alpha:
==> flow/design.v (excerpt) <==
module fp_multiplier(input [31:0] a,input [31:0] b,output [31:0]out,input clk,
	input rst,input in_valid,output out_valid);
	wire S3,overflow;
	wire [47:0] productd,wallace_out,product;
	wire [7:0] exponent1,exponent2;
	wire [15:0] trim;
	wire [22:0] prod;
	wire [31:0] out1,out2,out3,out1d,out2d,out3d,outd;
	wire [31:0] a15,b15,a16,b16,a17,b17,a18,b18;
	sideband side(clk,a,b,a15,b15,a16,b16,a17,b17,a18,b18);
	reg [18:0] valid;
	always @(posedge clk)
	begin
		if(rst)
			valid <= 19'b0;
		else
			valid <= {valid[17:0],in_valid};
	end
	assign out_valid = valid[18];
	xor (S3,a15[31],b15[31]);
	wallace w1({8'b0,1'b1,a[22:0]},{8'b0,1'b1,b[22:0]},clk,{trim,productd});
	DFF DFF1[47:0] (productd[47:0],clk,1'b0,product[47:0]);
	assign overflow=product[47];
	assign wallace_out=product;
	adder_8bit adder1(a15[30:23],b15[30:23],overflow,exponent1);
	adder_8bit subtract_127(exponent1,8'b10000000,1'b1,exponent2);
	shifter_1bit shift [22:0] (prod[22:0],overflow, wallace_out[45:23], wallace_out[46:24]);
	assign out1d={S3,exponent2,prod};
	DFF DFF3 [31:0] (out1d,clk,1'b0,out1);
	check_zero check1(out2d,a16,b16,out1);  
	DFF DFF4 [31:0] (out2d,clk,1'b0,out2);
	check_inf check2(out3d,a17,b17,out2);  
	DFF DFF5 [31:0] (out3d,clk,1'b0,out3);
	check_nan check3(outd,a18,b18,out3);  
	DFF DFF6 [31:0] (outd,clk,1'b0,out);
endmodule
clock: 1.65 ns
lec_check: 0
abc_area: 0
cap_margin: 20
cell_pad_in_sites_detail_placement: 2
core_margin: 8
core_utilization: 56
gpl_timing_driven: 1
max_routing_layer: met5
place_density_lb_addon: 0.0
setup_slack_margin: 0.13
slew_margin: 30
tns_end_percent: 15
run.sh (not shown) runs the stock make flow with config.mk's settings and CLKGATE_MAP_FILE=.
Stage in which a tool error killed alpha: 4_1_cts.
Input-level comparison between beta and alpha:
==> flow/config.mk <==
export PLATFORM = sky130hd
export DESIGN_NAME = fp_multiplier
export DESIGN_NICKNAME = fp_multiplier
export VERILOG_FILES = /design/flow/design.v
export SDC_FILE = /design/flow/constraint.sdc
export NUM_CORES = 4
export LEC_CHECK = 0
export ABC_AREA = 1
export CAP_MARGIN = 20
export CORE_MARGIN = 2
export CORE_UTILIZATION = 72
export CTS_CLUSTER_SIZE = 53
export PLACE_DENSITY = 0.67
export SLEW_MARGIN = 20
==> flow/constraint.sdc <==
create_clock -name core_clock -period 1.35 [get_ports {clk}]
set_input_delay 0.2700 -clock core_clock [delete_from_list [all_inputs] [get_ports {clk}]]
set_output_delay 0.2700 -clock core_clock [all_outputs]
set_load 0.01 [all_outputs]
- beta: area figure in the yosys stat output 1.8% above alpha
- The vertical die size in alpha is 1.16 times that in beta.
- beta: synthesized area is about 1.8% higher than what alpha reported.
- Final checks on beta, whose flow otherwise completed, came back failing, citing setup timing.
- Area fraction in full adders, half adders and majority gates was lower in beta than in alpha.
- Number of cell instances after yosys synthesis (higher): beta
- Share of the core filled by cells before placement, alpha and beta: lower on alpha
Changes in gamma relative to beta:
--- a/flow/config.mk
+++ b/flow/config.mk
@@ -7,8 +7,11 @@
 export LEC_CHECK = 0
 export ABC_AREA = 1
-export CAP_MARGIN = 20
+export CAP_MARGIN = 40
 export CORE_MARGIN = 2
 export CORE_UTILIZATION = 72
-export CTS_CLUSTER_SIZE = 53
-export PLACE_DENSITY = 0.67
+export CTS_CLUSTER_DIAMETER = 335
+export CTS_CLUSTER_SIZE = 14
+export HOLD_SLACK_MARGIN = 0.13
+export PLACE_DENSITY_LB_ADDON = 0.08
+export SETUP_SLACK_MARGIN = -0.13
 export SLEW_MARGIN = 20
Findings:
- No crash in gamma: every stage finished, but the layout fails its final checks due to setup timing.
- The flow completed for beta, but it is not clean: the layout still shows setup timing.
- gamma vs beta — power drawn by the clock network dropped by more than 10%
- Compared gamma against beta; via count within noise.
- Compare beta and gamma | final area higher: beta
- gamma has power share of the clock group below what beta had.
- On total detailed-routing wirelength: gamma sits above beta.
- Between beta and gamma, the difference in global-route usage is negligible.
- Leakage power in gamma vs beta: down 1.1 nW
- Diff beta -> gamma: worst setup margin shows an increase of 41 ps, switching power of the nets shows a reduction of 0.0016 W.
Edits applied to the flow inputs when going from gamma to delta:
==> flow/config.mk <==
export PLATFORM = sky130hd
export DESIGN_NAME = fp_multiplier
export DESIGN_NICKNAME = fp_multiplier
export VERILOG_FILES = /design/flow/design.v
export SDC_FILE = /design/flow/constraint.sdc
export NUM_CORES = 4
export LEC_CHECK = 0
export CAP_MARGIN = 20
export CORE_MARGIN = 2
export CORE_UTILIZATION = 40
export SLEW_MARGIN = 20
==> flow/constraint.sdc <==
create_clock -name core_clock -period 2.5 [get_ports {clk}]
set_input_delay 0.5000 -clock core_clock [delete_from_list [all_inputs] [get_ports {clk}]]
set_output_delay 0.5000 -clock core_clock [all_outputs]
set_load 0.01 [all_outputs]
--- outcome ---
- Having completed the whole flow, delta delivered a layout that passed the timing, DRC and antenna checks.
- Delta (delta minus gamma): sequential cell count has remained practically unchanged; part of the total power dissipated in the clock network has increased; xor/xnor share of the synthesized area has remained practically unchanged; number of filler instances in the final layout has increased.
- Looking at core utilization, delta sits 34 points below gamma.
- The run showing the smaller hold buffer count at CTS is delta.
- Compared with gamma, delta shows worst hold margin lower by 83 ps.
- gamma and delta ended up with roughly the same clock-pin slew of the registers on the worst-case setup and hold paths.
- [delta vs gamma] overall power of the completed layout: lower in delta
- Stage delay of the slowest cell on the critical path was lower in gamma than in delta.
- The lower area fraction in mux cells of gamma and delta is in gamma.


fp_multiplier again, from the RTL that the note above started with.
==> flow/config.mk <==
export PLATFORM = sky130hd
export DESIGN_NAME = fp_multiplier
export DESIGN_NICKNAME = fp_multiplier
export VERILOG_FILES = /design/flow/design.v
export SDC_FILE = /design/flow/constraint.sdc
export NUM_CORES = 4
export LEC_CHECK = 0
export ABC_AREA = 1
export CAP_MARGIN = 10
export CELL_PAD_IN_SITES_DETAIL_PLACEMENT = 0
export CORE_MARGIN = 2
export CORE_UTILIZATION = 72
export CTS_CLUSTER_DIAMETER = 93
export CTS_CLUSTER_SIZE = 32
export GPL_ROUTABILITY_DRIVEN = 1
export MIN_ROUTING_LAYER = met1
export PLACE_DENSITY = 0.42
export SETUP_SLACK_MARGIN = 0.08
export SLEW_MARGIN = 15
==> flow/constraint.sdc <==
create_clock -name core_clock -period 1.35 [get_ports {clk}]
set_input_delay 0.2700 -clock core_clock [delete_from_list [all_inputs] [get_ports {clk}]]
set_output_delay 0.2700 -clock core_clock [all_outputs]
set_load 0.01 [all_outputs]
The first run finished but fails on setup timing.
Edit:
Settings changed: CAP_MARGIN 10 to 20, CELL_PAD_IN_SITES_DETAIL_PLACEMENT 0 to default, CTS_CLUSTER_DIAMETER 93 to default, CTS_CLUSTER_SIZE 32 to 53, GPL_ROUTABILITY_DRIVEN 1 to default, MIN_ROUTING_LAYER met1 to default, PLACE_DENSITY 0.42 to 0.95, SETUP_SLACK_MARGIN 0.08 to 0.4, SLEW_MARGIN 15 to 20.
After rerunning: The new run ended with an error in global routing; die area is unchanged; area after synthesis stays the same; synthesized cell count is unchanged.
Edit:
Settings changed: CORE_ASPECT_RATIO from default to 1.81, PLACE_DENSITY 0.95 to 0.36, SETUP_SLACK_MARGIN 0.4 to default.
=>
- The new run completed and failed the layout checks on setup timing
- die area barely changes
- synthesized cell count stays the same
- area after synthesis stays the same
Edit:
Settings changed: ABC_AREA 1 to 0, CORE_ASPECT_RATIO 1.81 to default, CTS_CLUSTER_SIZE 53 to 39, PLACE_DENSITY 0.36 to default, PLACE_DENSITY_LB_ADDON from default to 0.0, SETUP_SLACK_MARGIN from default to 0.39.
Outcome: The new run reached the layout checks and failed them: setup timing. Final cell count came out lower by 14%. Worst setup slack degrades by 0.83 ns. Non-clock buffer count came out higher by 12. Design area grows by 0.94%. Register-to-register slack got worse by 0.83 ns. Wire length increases by 8.4%. Count of clock-buffer cells in the layout climbs by 67. Die size drops by 1.9%.
Edit:
Settings changed: ABC_AREA 0 to default, CTS_CLUSTER_SIZE 39 to 42, SETUP_SLACK_MARGIN 0.39 to 0.56.
Clock period 1.35 ns to 1.95 ns, I/O delays scaled along.
The changed run produced a layout that fails on setup timing.
Worst setup slack improved by 0.82 ns.
Die area is unchanged.
Final area went down by 1.6%.
Via count went down by 2.1%.
Global-route usage went down by 1.5 points.
Combinational power went down by 35%.
Count of clock-buffer cells in the layout went down by 6.
Power went down by 32%.
Edit:
Settings changed: CORE_ASPECT_RATIO from default to 1.74, CORE_UTILIZATION 72 to 40, CTS_CLUSTER_DIAMETER from default to 278, CTS_CLUSTER_SIZE 42 to default, HOLD_SLACK_MARGIN from default to 0.11, MIN_ROUTING_LAYER from default to met2, PLACE_DENSITY_LB_ADDON 0.0 to default, SETUP_SLACK_MARGIN 0.56 to default.
Clock period 1.95 ns to 1.41 ns, I/O delays scaled along.
What happened:
- The changed run finished with setup timing left
- core utilization fell by 37 points
- first-iteration DRC count rose by 140%
- setup slack is worse by 0.42 ns
- wire length fell by 2.2%
- fmax rose by about 5%
- cell count rose by about 17%
- sequential share of layout area fell by 1.3 points
- global-route usage fell by 4.8 points


Starting RTL as in the previous note.
export LEC_CHECK = 0
export ABC_AREA = 0
export CAP_MARGIN = 10
export CELL_PAD_IN_SITES_DETAIL_PLACEMENT = 0
export CORE_MARGIN = 2
export CORE_UTILIZATION = 72
export CTS_CLUSTER_DIAMETER = 49
export CTS_CLUSTER_SIZE = 32
export GPL_ROUTABILITY_DRIVEN = 1
export MIN_ROUTING_LAYER = met1
export PLACE_DENSITY = 0.42
export SETUP_SLACK_MARGIN = 0.58
export SLEW_MARGIN = 15
create_clock -name core_clock -period 2.02 [get_ports {clk}]
The starting point produced a layout that fails on setup timing.
Change:
- CTS_CLUSTER_DIAMETER: 49 -> 330
- CTS_CLUSTER_SIZE: 32 -> not set
- PLACE_DENSITY: 0.42 -> 0.61
- SETUP_SLACK_MARGIN: 0.58 -> 0.47
- clock period: 2.02 -> 2.1 ns (I/O delays scaled with it)
The changed run produced a layout that fails on setup timing.
Sequential cell count stays the same.
Die area is unchanged.
Utilization went up by 1.1 points.
Clock power went up by 15%.
Final cell count went up by 1.8%.
Non-clock buffer count went down by 14.
Combinational power went down by about 7%.
Wire length went down by 0.77%.
Change:
- ABC_AREA: 0 -> 1
- CTS_CLUSTER_DIAMETER: 330 -> 52
- PLACE_DENSITY: 0.61 -> 0.4
- SETUP_SLACK_MARGIN: 0.47 -> not set
- clock period: 2.1 -> 1.4 ns (I/O delays scaled with it)
Outcome: The new run completed and failed the layout checks on setup timing. Synthesized cell count rose by 25%. Worst hold slack gets better by 21 ps. Global-route usage came out higher by 1.8 points. Routed wire length goes up by 12%. Utilization rose by 0.56 points. Setup slack is worse by 250 ps. Area after synthesis increases by 1.8%. Critical path depth rose by 4. Die area increases by 1.8%. Total power came out higher by 56%. Design area rose by 3.3%.
Change:
- ABC_AREA: 1 -> 0
- CAP_MARGIN: 10 -> 5
- CORE_UTILIZATION: 72 -> 71
- CTS_CLUSTER_DIAMETER: 52 -> 199
- PLACE_DENSITY: 0.4 -> not set
- SETUP_SLACK_MARGIN: not set -> -0.23
- clock period: 1.4 -> 3.07 ns (I/O delays scaled with it)
What happened: With this change the flow produced a clean layout. Non-clock buffer count drops by 76. Setup slack improved by 800 ps. Register-to-register slack gains 800 ps. First-iteration DRC count came out lower by well over a third. Total power falls by well over a third. Clock power decreases by well over a third. Final cell count fell by about a fifth. Synthesized cell count decreases by about a fifth. Global-route usage came out lower by 2.5 points. Final area goes down by a few percent.
Change:
- CELL_PAD_IN_SITES_GLOBAL_PLACEMENT: not set -> 3
- CORE_ASPECT_RATIO: not set -> 1.01
- CORE_UTILIZATION: 71 -> 32
- MAX_ROUTING_LAYER: not set -> met4
- PLACE_DENSITY_LB_ADDON: not set -> 0.18
- SETUP_SLACK_MARGIN: -0.23 -> 0.47
=> The new run finished with timing, DRC and antenna clean. Routed wire length increases by 10%. Combinational power fell by about 2%. Setup slack gets better by 190 ps. Critical path depth does not change. Power is higher by 7.5%. Sequential power stays flat. Final area went up by 4.9%.
Change:
- CAP_MARGIN: 5 -> 10
- CELL_PAD_IN_SITES_GLOBAL_PLACEMENT: 3 -> not set
- CORE_ASPECT_RATIO: 1.01 -> not set
- CORE_UTILIZATION: 32 -> 72
- CTS_CLUSTER_DIAMETER: 199 -> 330
- MAX_ROUTING_LAYER: met4 -> not set
- PLACE_DENSITY: not set -> 0.61
- PLACE_DENSITY_LB_ADDON: 0.18 -> not set
- SETUP_SLACK_MARGIN: 0.47 -> -0.14
- clock period: 3.07 -> 1.4 ns (I/O delays scaled with it)
This time the run reached the layout checks and failed them: setup timing.
Setup slack gets worse by 1500 ps.
Combinational power rose by well over a third.
First-iteration DRC count rose by well over a third.
Count of clock-buffer cells in the layout fell by 90.
Final area fell by a few percent.
Synthesized cell count does not change.
Maximum frequency rose by a few percent.
Sequential share of layout area rose by 2.0 points.
Via count rose by a few percent.
Wire length fell slightly.


Setup of job 101:
Starting RTL as in the previous note.
export LEC_CHECK = 0
export ABC_AREA = 0
export CAP_MARGIN = 20
export CELL_PAD_IN_SITES_DETAIL_PLACEMENT = 0
export CELL_PAD_IN_SITES_GLOBAL_PLACEMENT = 3
export CORE_ASPECT_RATIO = 1.01
export CORE_MARGIN = 2
export CORE_UTILIZATION = 69
export CTS_CLUSTER_DIAMETER = 313
export CTS_CLUSTER_SIZE = 16
export GPL_ROUTABILITY_DRIVEN = 0
export GPL_TIMING_DRIVEN = 0
export HOLD_SLACK_MARGIN = 0.17
export MAX_ROUTING_LAYER = met4
export MIN_ROUTING_LAYER = met1
export PLACE_DENSITY_LB_ADDON = 0.25
export SETUP_SLACK_MARGIN = 0.47
export SLEW_MARGIN = 15
export TNS_END_PERCENT = 25
create_clock -name core_clock -period 3.07 [get_ports {clk}]
Job 101: it failed with a tool error in global placement without I/O (3_1_place_gp_skip_io), so there are no final results.
Edits applied to the flow inputs when going from job 101 to job 102:
Settings: HOLD_SLACK_MARGIN: 0.17 -> unset; GPL_TIMING_DRIVEN: 0 -> unset; ABC_AREA: 0 -> unset; MIN_ROUTING_LAYER: met1 -> unset; TNS_END_PERCENT: 25 -> unset; CORE_UTILIZATION: 69 -> 40; SETUP_SLACK_MARGIN: 0.47 -> unset; CELL_PAD_IN_SITES_GLOBAL_PLACEMENT: 3 -> unset; MAX_ROUTING_LAYER: met4 -> unset; CTS_CLUSTER_SIZE: 16 -> unset; PLACE_DENSITY_LB_ADDON: 0.25 -> unset; CELL_PAD_IN_SITES_DETAIL_PLACEMENT: 0 -> unset; GPL_ROUTABILITY_DRIVEN: 0 -> unset; CORE_ASPECT_RATIO: 1.01 -> unset; CTS_CLUSTER_DIAMETER: 313 -> unset; SLEW_MARGIN: 15 -> 20; the clock period (ns, I/O delays scaled along): 3.07 -> 2.44.
==> results <==
Job 102 finished every step from synthesis to the final layout, and the layout passed the timing, DRC and antenna checks.
Going from job 101 to job 102, number of core rows grew by more than a quarter.
Max die span in x across job 101 and job 102: job 102
Re sequential share of the synthesized area: no difference whatsoever between job 101 and job 102.
As of job 102, die area had risen by more than half compared to job 101.
### job 102 -> job 103
Settings: a change of CORE_UTILIZATION from 40 to 37; a change of the clock period (ns, I/O delays scaled along) from 2.44 to 3.53.
Notes after the runs:
When job 103 is set beside job 102, its met2 layer wire length in the routed design turns out to be 5.1% larger.
Compared with job 102, job 103 shows routed wire length that has gone up by a few percent.
Job 103: growth of design area from synthesis to finish higher than job 102
Row critical path depth: job 103 lower / job 102 higher
Job 103 — maximum frequency 9.8% lower, job 102 as reference
Slew of the pin with the lowest slew margin: job 103 higher than job 102
Both conditions hold for job 103: the flow ran to the end and the final layout passed the timing, DRC and antenna checks.
Looking only at chip footprint, and setting everything else aside, the higher value of job 102 and job 103 goes to job 103.
Between job 102 and job 103, the via density per instance is higher for job 102.
Power and IR drop assume default switching activity.
